==> inputs of exp/xenon <==
Design sha1_exec, start of the top module:
module sha1_exec(clk, reset, start, data_in, load_in, cv, 
  use_prev_cv, busy, out_valid, cv_next);
   input clk, reset;     
   input start;
   input [31:0] data_in;
   input load_in;
   input [159:0] cv;
   input use_prev_cv;
   output        busy;
   output        out_valid;
   output [159:0] cv_next;  
   reg            busy;         
   reg            out_valid;    
   reg [6:0]      rnd_cnt_d;    
   wire [6:0]     rnd_cnt_q;    
   wire [159:0]   rnd_d;        
   wire [159:0]   rnd_q;
   wire [159:0]   sha1_round_wire;   
   wire [159:0]   cv_d;         
   wire [159:0]   cv_q;         
   wire [159:0]   cv_next_d;    
   wire [159:0]   cv_next_q;
   parameter      IDLE = 2'b00;
   parameter      CALC = 2'b01;
   parameter      VALID_OUT = 2'b10;
   parameter      VALID_OUT2 = 2'b11;
   wire [1:0]     state; 
   reg [1:0]      next_state;
   wire [511:0]   w_d;
   wire [511:0]   w_q;
   wire [511:0]   w_temp;
   wire [31:0]    w;    
   wire [31:0]    w_gen_temp = w_temp[511:480] ^ w_temp[447:416] ^ 
  ...
export LEC_CHECK = 0
export CAP_MARGIN = 0
export CELL_PAD_IN_SITES_GLOBAL_PLACEMENT = 0
export CORE_ASPECT_RATIO = 0.71
export CORE_MARGIN = 2
export CORE_UTILIZATION = 72
export CTS_CLUSTER_SIZE = 36
export GPL_ROUTABILITY_DRIVEN = 1
export MAX_ROUTING_LAYER = met4
export PLACE_DENSITY = 0.64
export SETUP_SLACK_MARGIN = 0.71
export SLEW_MARGIN = 20
create_clock -name core_clock -period 4.11 [get_ports {clk}]
run.sh (not shown) runs the stock make flow with config.mk's settings and CLKGATE_MAP_FILE=.
==> exp/lagoon: changes against exp/xenon <==
ABC_AREA = 1   (was not set)
CAP_MARGIN = 30   (was 0)
CELL_PAD_IN_SITES_DETAIL_PLACEMENT = 1   (was not set)
CELL_PAD_IN_SITES_GLOBAL_PLACEMENT = 1   (was 0)
CORE_ASPECT_RATIO = 1.34   (was 0.71)
CORE_MARGIN = 9   (was 2)
CORE_UTILIZATION = 60   (was 72)
CTS_CLUSTER_DIAMETER = 221   (was not set)
CTS_CLUSTER_SIZE = 94   (was 36)
GPL_TIMING_DRIVEN = 0   (was not set)
HOLD_SLACK_MARGIN = 0.01   (was not set)
MIN_ROUTING_LAYER = met2   (was not set)
PLACE_DENSITY = not set   (was 0.64)
PLACE_DENSITY_LB_ADDON = 0.19   (was not set)
SETUP_SLACK_MARGIN = -0.16   (was 0.71)
==> flow/constraint.sdc (replaced) <==
create_clock -name core_clock -period 11.7 [get_ports {clk}]
set_input_delay 2.3400 -clock core_clock [delete_from_list [all_inputs] [get_ports {clk}]]
set_output_delay 2.3400 -clock core_clock [all_outputs]
set_load 0.01 [all_outputs]
==> exp/tundra: changes against exp/xenon <==
CAP_MARGIN = 30   (was 0)
CORE_ASPECT_RATIO = 1.34   (was 0.71)
PLACE_DENSITY = 0.77   (was 0.64)
SETUP_SLACK_MARGIN = not set   (was 0.71)
==> flow/constraint.sdc (replaced) <==
create_clock -name core_clock -period 4.9 [get_ports {clk}]
set_input_delay 0.9800 -clock core_clock [delete_from_list [all_inputs] [get_ports {clk}]]
set_output_delay 0.9800 -clock core_clock [all_outputs]
set_load 0.01 [all_outputs]
==> comparison table <==
| item | exp/xenon | exp/lagoon | exp/tundra |
|---|---|---|---|
| Run status | finished with violations | did not finish | finished with violations |
| Last stage reached | - | global placement | - |
| Reasons for failing layout checks | negative setup slack | - | negative setup slack |
| Static Leak | 25.2 nW | - | 24.8 nW |
| Vias after detailed routing | 49700 | - | 50000 |
| Cell area after placement | 57500 um^2 | - | 57000 um^2 |
| Final standard cell utilization of the core | 88.1% | - | 87.3% |
| Kind of critical path | flop to flop | - | flop to flop |
| MI comb area | 28800 um^2 | - | 28500 um^2 |
| Proportion of cell area occupied by multi-input gates | 46.5% | - | 46.8% |
| Buffers outside the clock class | 763 | - | 695 |
| Post-Route Setup TNS | -32.73 ns | - | -10.23 ns |
| Area added between synthesis and finish | 21.6% | - | 19.7% |
| Clock H-tree levels | 3 | - | 3 |
| Clock latency of the later-clocked register in the worst-skew pair | 0.68 ns | - | 0.69 ns |
| WHS Path Cells | 2 | - | 2 |
| Fraction of area in registers | 32.5% | - | 33.0% |
| CP max stage cell | sky130_fd_sc_hd__fa_1 | - | sky130_fd_sc_hd__fa_1 |
| Met3 Routed Length | 28.4 mm | - | 17.7 mm |
| Clock power frac | 36.6% | - | 36.9% |
| Number of combinational gates with multiple inputs | 4410 | - | 4410 |
| Cell with the most instances after synthesis | sky130_fd_sc_hd__nand2_1 | sky130_fd_sc_hd__dfxtp_1 | sky130_fd_sc_hd__nand2_1 |
| Dominant class by area | multi-input combinational cells | - | multi-input combinational cells |
| Clock tree from TritonCTS | done | - | done |
| End of the critical path | rnd_reg.q[159] | - | rnd_reg.q[156] |
| Largest power group | sequential cells | - | sequential cells |
| All-layer global routing usage | 48.8% | - | 50.7% |
| Relative max-transition margin | 22.5% | - | 13.6% |
| CP Launch Point | rnd_cnt_reg.q[0] | - | rnd_cnt_reg.q[1] |
Power is estimated from default activity; no workload was simulated.
